==> run X: inputs <==
// cordic_2taylor
module cordic_2taylor (
input clk,
input reset,
input signed [15:0] ang,
input signed [15:0] xin,
input signed [15:0] yin,
output signed [15:0] Xout,
output signed [15:0] Yout);
Settings: LEC_CHECK=0, CAP_MARGIN=0, CORE_MARGIN=2, CORE_UTILIZATION=72, CTS_CLUSTER_DIAMETER=103, SETUP_SLACK_MARGIN=-0.63, SLEW_MARGIN=20; clock period 8.24 ns.
run.sh (not shown) runs the stock make flow with config.mk's settings and CLKGATE_MAP_FILE=.
==> inputs of run R, as changes to run X <==
- CAP_MARGIN: 0 -> 20
- CTS_CLUSTER_DIAMETER: 103 -> not set
- PLACE_DENSITY: not set -> 0.65
- SETUP_SLACK_MARGIN: -0.63 -> -0.71
==> flow/constraint.sdc (replaced) <==
create_clock -name core_clock -period 7.15 [get_ports {clk}]
set_input_delay 1.4300 -clock core_clock [delete_from_list [all_inputs] [get_ports {clk}]]
set_output_delay 1.4300 -clock core_clock [all_outputs]
set_load 0.01 [all_outputs]
==> results <==
Number of levels the H-tree was split into: run R 4; run X 4
FP Core Util: run R 73.1%; run X 73.1%
Die outline height: run R 216 µm; run X 216 µm
Fraction of synthesized area in multiplexers: run R 1.39%; run X 1.39%
Final weighted congestion in routability-driven placement: run R 0.966; run X 0.989
Cell chosen for the clock root: run R sky130_fd_sc_hd__clkbuf_16; run X sky130_fd_sc_hd__clkbuf_16
Cell taking the most area after synthesis: run R sky130_fd_sc_hd__ha_1; run X sky130_fd_sc_hd__ha_1
Post-CTS setup-driven buffer insertion count: run R 73; run X 40
Resized cells post-CTS: run R 232; run X 127
Placed standard-cell area: run R 37800 µm²; run X 37000 µm²
Area share of and-or/or-and cells after synthesis: run R 23.3%; run X 23.3%
Share of synthesized registers carrying an async set or reset: run R 100%; run X 100%
Result of the run: run R stopped before the end; run X complete, but fails checks
Last stage reached: run R 5_1_grt; run X -
Layout check failures: run R -; run X negative setup slack
Number of top-level pins: run R 82; run X 82
Placed wire-length estimate after detailed placement: run R 77300 µm; run X 73100 µm
Synthesis Warnings: run R 4; run X 4
Flip-flops with a built-in enable: run R 0; run X 0
Primary FF master, synth: run R sky130_fd_sc_hd__dfrtp_1; run X sky130_fd_sc_hd__dfrtp_1
Worst setup slack after placement: run R -2630 ps; run X -1730 ps
Area of the synthesized netlist per yosys stat: run R 32300 µm²; run X 32300 µm²
Placed cell count: run R 5236; run X 5157
Count of distinct cell types in the synthesized netlist: run R 101; run X 101
IO Port Bufs: run R 81; run X 81
Post-Synthesis Cells: run R 4147; run X 4147

---

==> job 7852: inputs <==
==> flow/design.v <==
module sin_h(
    input signed [15:0] r_in,
    output signed [15:0] r_out
    );
     wire signed [15:0] a,b,c,d;
     assign a = r_in + (r_in >>> 2);
     assign b = (a >>> 4)+(r_in >>> 6);
     assign c = b+a; 
     assign d = (c >>> 5)+(r_in);
     assign r_out = d >>>1;     
endmodule
module cos_h(
    input signed [15:0] r,
    output signed [15:0] r_o
    );
    wire signed [15:0] a,b,c,d;
  assign a = r + (r >>> 2);
  assign b = r + (a >>> 2);
  assign c = b >>> 9;
  assign d = r + (r >>> 3);
  assign r_o = c+d;
endmodule
module sinh_23(
    input signed [15:0] rin,
    input S,
    output signed [15:0] rout
    );
     wire signed [15:0] a,b,c,d,e;
     assign a = (rin >>> 4)+ rin;
     assign b = rin + (rin >>> 9);
     assign c = b + (a >>> 7);
     assign d = c >>> 2;
     assign e = b >>> 3;
     assign rout = S? d:e;
endmodule
module cosh_23(
    input signed [15:0] ri,
    input sel,
    output signed [15:0] ro
    );
    wire signed [15:0] a,b,c,d;
    assign a = ri >>>7;
    assign b = (ri >>> 8)+ ri;
    assign c = b >>> 5;
    assign d = sel? c:b;
    assign ro = d + ri;
endmodule
module sinh_45(
    input signed [15:0] rin,
    input s,
    output signed [15:0] rout    
    );
    wire signed [15:0] a,b,c;
    assign a = rin >>> 4;
    assign b = rin >>> 5;
    assign c = s? a:b;
    assign rout = c;
endmodule
module cosh_45(
    input signed [15:0] rin,
    input s,
    output signed [15:0] rout    
    );
    wire signed [15:0] a,b,c;
    assign a = rin >>> 11;
    assign b = rin >>> 9;
    assign c = s? b:a;
    assign rout = rin + c;
endmodule
module stage_1(
    input signed [15:0] x_in,
    input signed [15:0] y_in,
    input signed [15:0] ang_in,
    input clk,
    input reset,
    output reg signed [15:0] x_out,
    output reg signed [15:0] y_out,
    output reg signed [15:0] ang_out
    );
    wire signed [15:0] p,q,u,v,abs_theta;
    assign abs_theta = ang_in[15] ? (~ang_in + 1'b1) : ang_in;
    reg signed [15:0] r,s,w,x,z,k; 
    sin_h S1(.r_in(y_in), .r_out(q));
    sin_h S2(.r_in(x_in), .r_out(u));
    cos_h C1(.r(x_in), .r_o(p));
    cos_h C2(.r(y_in), .r_o(v));
    always @(posedge clk, posedge reset)
    begin
    if(reset)
      begin
      x_out <= 16'b0000000000000000;
      y_out <= 16'b0000000000000000;
      ang_out <= 16'b0000000000000000;
      end
    else
    begin
      if (abs_theta <= 16'b0001000000000000)
         begin
         x_out <= x_in;
         y_out <= y_in;
         ang_out <= ang_in;
         end
      else 
         begin
         case(ang_in[15])
         1'b0: begin 
              x_out <= p+q; 
              y_out <= u+v; 
              ang_out <= ang_in - 16'b0010000000000000; 
              end
         1'b1: begin 
              x_out <= p-q; 
              y_out <= v-u; 
              ang_out <= ang_in + 16'b0010000000000000; 
              end
          endcase
         end
  end
end
endmodule
module stage_23(
    input signed [15:0] x_pr,
    input signed [15:0] y_pr,
    input signed [15:0] ang_pr,
    input clk,
    input reset,
    output reg signed [15:0] sx2_op,
    output reg signed [15:0] sy2_op,
    output reg signed [15:0] sa2_op
    );
  wire signed [15:0] abs_theta,o1,o2,o3,o4,w1,w2,w3,w4;
  assign abs_theta = ang_pr[15] ? (~ang_pr + 1'b1) : ang_pr;
  wire sel23;
  assign sel23 = (abs_theta > 16'b0000110000000000)?1'b1:1'b0;
  sinh_23 S1(.rin(x_pr),.S(sel23),.rout(o1));
  sinh_23 S2(.rin(y_pr),.S(sel23),.rout(o2));
  cosh_23 C1(.ri(x_pr),.sel(sel23),.ro(o3));
  cosh_23 C2(.ri(y_pr),.sel(sel23),.ro(o4)); 
always @(posedge clk, posedge reset)
begin
  if(reset)
      begin
      sx2_op <= 16'b0000000000000000;
      sy2_op<= 16'b0000000000000000;
      sa2_op <= 16'b0000000000000000;
      end
  else 
     begin
     if (abs_theta > 16'b0000110000000000 | abs_theta <= 16'b0000010000000000)
      begin
      sx2_op <= x_pr;
      sy2_op <= y_pr;
      sa2_op <= ang_pr;
      end
  else
      begin
         if(ang_pr[15])
          begin
          sx2_op <= o3 - o2;
          sy2_op <= o4 - o1;
          sa2_op <= sel23? (ang_pr + 16'b0001000000000000) : (ang_pr + 16'b0000100000000000);
          end
         else
          begin
          sx2_op <= o3 + o2;
          sy2_op <= o4 + o1;
          sa2_op <= sel23? (ang_pr - 16'b0001000000000000) : (ang_pr - 16'b0000100000000000);
          end
      end 
    end
end
endmodule  
module stage_45(
    input signed [15:0] sx2_op,
    input signed [15:0] sy2_op,
    input signed [15:0] sa2_op,
    input clk,
    input reset,
    output reg signed [15:0] x_nxt,
    output reg signed [15:0] y_nxt,
    output reg signed [15:0] ang_nxt
    );
    wire signed [15:0] o5,o6,o7,o8,w5,w6,w7,w8,abs_theta2;
    wire sel45;
    assign abs_theta2 = sa2_op[15] ? (~sa2_op + 1'b1) : sa2_op;
    assign sel45 = (abs_theta2 > 16'b0000001100000000)? 1'b1:1'b0;
sinh_45 S3(.rin(sx2_op),.s(sel45),.rout(o5));
sinh_45 S4(.rin(sy2_op),.s(sel45),.rout(o6));
cosh_45 C3(.rin(sx2_op),.s(sel45),.rout(o7));
cosh_45 C4(.rin(sy2_op),.s(sel45),.rout(o8));
always @(posedge clk, posedge reset)
begin
   if(reset)
      begin
      x_nxt <= 16'b0000000000000000;
      y_nxt <= 16'b0000000000000000;
      ang_nxt <= 16'b0000000000000000;
      end
   else
      begin
         if(abs_theta2 <= 16'b0000000100000000)
             begin
             x_nxt <= sx2_op;
             y_nxt <= sy2_op;
             ang_nxt <= sa2_op;
             end 
         else
             begin
             if(sa2_op[15])
                begin
                x_nxt <= o7 - o5;
                y_nxt <= o8 - o6;
                ang_nxt <= sel45? (sa2_op + 16'b0000010000000000) : (sa2_op + 16'b0000001000000000);
                end
             else
                begin
                x_nxt <= o7 + o5;
                y_nxt <= o8 + o6;
                ang_nxt <= sel45? (sa2_op - 16'b0000010000000000) : (sa2_op - 16'b0000001000000000);
                end
             end
      end
end
endmodule
module last_stage(
    input signed [15:0] x3,
    input signed [15:0] y3,
    input signed [15:0] ang3,
    input clk,
    input reset,
    output reg signed [15:0] xf,
    output reg signed [15:0] yf
    );
    wire signed [15:0] abs_theta,w1,w2,w3,w4,w5,w6;
    assign abs_theta = ang3[15] ? (~ang3 + 1'b1) : ang3;
    wire [3:0] k;
    assign k = abs_theta[15:12] + abs_theta[11];
    assign w1 = y3 >>> 9;
    assign w2 = x3 >>> 9;
    assign w3 = k*w1;
    assign w4 = k*w2;
    always @(posedge clk, posedge reset)
    begin
       if (reset)
         begin
         xf <= 16'b0000000000000000;
         yf <= 16'b0000000000000000;
         end
       else 
          begin
               if (ang3[15])
                 begin
                 xf <= x3 + w3;
                 yf <= y3 + w4;
                 end
               else 
                 begin
                 xf <= x3 - w3;
                 yf <= y3 - w4;
                 end
          end
    end
endmodule
`timescale 1ns / 100ps
module cordic_2taylor (
input clk,
input reset,
input signed [15:0] ang,
input signed [15:0] xin,
input signed [15:0] yin,
output signed [15:0] Xout,
output signed [15:0] Yout);
wire signed [15:0] x1, y1, theta1;           
wire signed [15:0] x2, y2, theta2;           
wire signed [15:0] x3, y3, theta3;           
    stage_1 S1(xin,yin,ang,clk,reset,x1,y1,theta1);
    stage_23 S2(x1,y1,theta1,clk,reset,x2,y2,theta2);
    stage_45 S3(x2,y2,theta2,clk,reset,x3,y3,theta3);
    last_stage S4(x3,y3,theta3,clk,reset,Xout,Yout);
endmodule
==> flow/run.sh <==
#!/bin/bash
# the make line also repeats each setting of config.mk as NAME=value (left out here)
make -C /OpenROAD-flow-scripts/flow DESIGN_CONFIG=/design/flow/config.mk WORK_HOME=/design/flow/orfs CLKGATE_MAP_FILE= finish
==> flow/config.mk <==
export PLATFORM = sky130hd
export DESIGN_NAME = cordic_2taylor
export DESIGN_NICKNAME = cordic_2taylor
export VERILOG_FILES = /design/flow/design.v
export SDC_FILE = /design/flow/constraint.sdc
export NUM_CORES = 4
export LEC_CHECK = 0
export CAP_MARGIN = 20
export CORE_MARGIN = 2
export CORE_UTILIZATION = 72
export CTS_CLUSTER_DIAMETER = 373
export HOLD_SLACK_MARGIN = -0.1
export PLACE_DENSITY = 0.65
export SETUP_SLACK_MARGIN = -0.71
export SLEW_MARGIN = 20
==> flow/constraint.sdc <==
create_clock -name core_clock -period 7.15 [get_ports {clk}]
set_input_delay 1.4300 -clock core_clock [delete_from_list [all_inputs] [get_ports {clk}]]
set_output_delay 1.4300 -clock core_clock [all_outputs]
set_load 0.01 [all_outputs]
==> job 4019 (differences from job 7852) <==
==> flow/config.mk (replaced) <==
export PLATFORM = sky130hd
export DESIGN_NAME = cordic_2taylor
export DESIGN_NICKNAME = cordic_2taylor
export VERILOG_FILES = /design/flow/design.v
export SDC_FILE = /design/flow/constraint.sdc
export NUM_CORES = 4
export LEC_CHECK = 0
export ABC_AREA = 1
export CAP_MARGIN = 20
export CORE_MARGIN = 2
export CORE_UTILIZATION = 72
export CTS_CLUSTER_SIZE = 98
export SETUP_SLACK_MARGIN = 0.85
export SLEW_MARGIN = 20
export TNS_END_PERCENT = 5
==> flow/constraint.sdc (replaced) <==
create_clock -name core_clock -period 5.13 [get_ports {clk}]
set_input_delay 1.0260 -clock core_clock [delete_from_list [all_inputs] [get_ports {clk}]]
set_output_delay 1.0260 -clock core_clock [all_outputs]
set_load 0.01 [all_outputs]
==> job 934 (differences from job 7852) <==
--- a/flow/config.mk
+++ b/flow/config.mk
@@ -8,8 +8,5 @@
 export CAP_MARGIN = 20
 export CORE_MARGIN = 2
-export CORE_UTILIZATION = 72
-export CTS_CLUSTER_DIAMETER = 373
-export HOLD_SLACK_MARGIN = -0.1
-export PLACE_DENSITY = 0.65
+export CORE_UTILIZATION = 64
 export SETUP_SLACK_MARGIN = -0.71
 export SLEW_MARGIN = 20
==> job 6521 (differences from job 7852) <==
--- a/flow/config.mk
+++ b/flow/config.mk
@@ -8,8 +8,6 @@
 export CAP_MARGIN = 20
 export CORE_MARGIN = 2
-export CORE_UTILIZATION = 72
-export CTS_CLUSTER_DIAMETER = 373
-export HOLD_SLACK_MARGIN = -0.1
-export PLACE_DENSITY = 0.65
-export SETUP_SLACK_MARGIN = -0.71
+export CORE_UTILIZATION = 69
+export CTS_CLUSTER_DIAMETER = 103
+export SETUP_SLACK_MARGIN = -0.63
 export SLEW_MARGIN = 20
==> flow/constraint.sdc (replaced) <==
create_clock -name core_clock -period 8.24 [get_ports {clk}]
set_input_delay 1.6480 -clock core_clock [delete_from_list [all_inputs] [get_ports {clk}]]
set_output_delay 1.6480 -clock core_clock [all_outputs]
set_load 0.01 [all_outputs]
==> notes.md <==
Results of the flow run.

The share of synthesized area in the top cell type comes to 0.182. In this run the post-CTS setup repair buffer count came out at 73. In the Yosys report the total cell count is 4,147. The first error in the log reads "[ERROR GRT-0232] Routing congestion too high. Check the congestion heatmap in the GUI". The hold buffer count at cts stands at 0. The number of buffers between clock root and the deepest sink stands at 2. The flow did not finish.

The synthesized-area fraction occupied by and/or/nand/nor cells stands at 0.196. The clock tree synthesis step divided the H-tree into 4 levels. By count the netlist is led by 471 x sky130_fd_sc_hd__ha_1, 393 x sky130_fd_sc_hd__nand2_1, 377 x sky130_fd_sc_hd__inv_1. After synthesis, the chip area reported by Yosys is 0.0323 mm². In this run the mean area of a mapped cell was 7.79 µm². Per the OpenROAD floorplan log, the area of the die is 0.0466 mm². The CTS buffer count stands at 17. The flow stopped in global routing (5_1_grt).
-- figures above: job 7852

==> notes.md <==
On the backend side, the flow ran end to end.

The overall die size recorded for this design is 0.0523 mm². The final worst slack stands at -1450 ps. The total setup violations reported at the end of the flow stands at 30.

The synth_stat.txt file lists the number of cells as 4,147. The violated checks flagged are setup timing. The run finished, with violations left. Per the synthesis report, the simple-gate share of the synthesized area is 0.196.

The count of H-tree levels built during CTS stands at 4.
-- figures above: job 934

==> notes.md <==
Results of the flow run.

Each instance of the synthesized netlist takes up on average 6.92 µm². The first error in the log reads "[ERROR DPL-0033] detailed placement checks failed during check placement". According to the logs, the last stage reached was clock tree synthesis (4_1_cts).

The flow did not finish. The stat command in Yosys gives a chip area of 0.0315 mm². By count the netlist is led by 959 x sky130_fd_sc_hd__nand2_1, 792 x sky130_fd_sc_hd__inv_1, 471 x sky130_fd_sc_hd__ha_1.

The die outline area stands at 0.0454 mm². The cell-mix breakdown from Yosys lists the simple-gate area share as 0.214. The proportion of netlist area held by the largest area contributor stands at 0.187. Of the total synthesized cell area, the portion taken by XOR and XNOR cells is 0.126. The count of warnings emitted by yosys stands at 4. The row count stands at 76.
-- figures above: job 4019

==> notes.md <==
On the backend side, the flow ran end to end.

The flow ran to the end, but the layout failed its checks. The reasons given for failing layout checks are setup timing. The total setup violations reported at the end of the flow stands at 19. A synthesized cell averages 7.79 µm². The final timing report gives a worst setup slack of -851 ps. The count of H-tree levels built during CTS stands at 4. After synthesis, the design contains 4,147 cells according to Yosys.

The cell-mix breakdown from Yosys lists the simple-gate area share as 0.196. The synthesized netlist has a Yosys-reported chip area of 0.0323 mm². Counting the buffers created by CTS gives 17.
-- figures above: job 6521

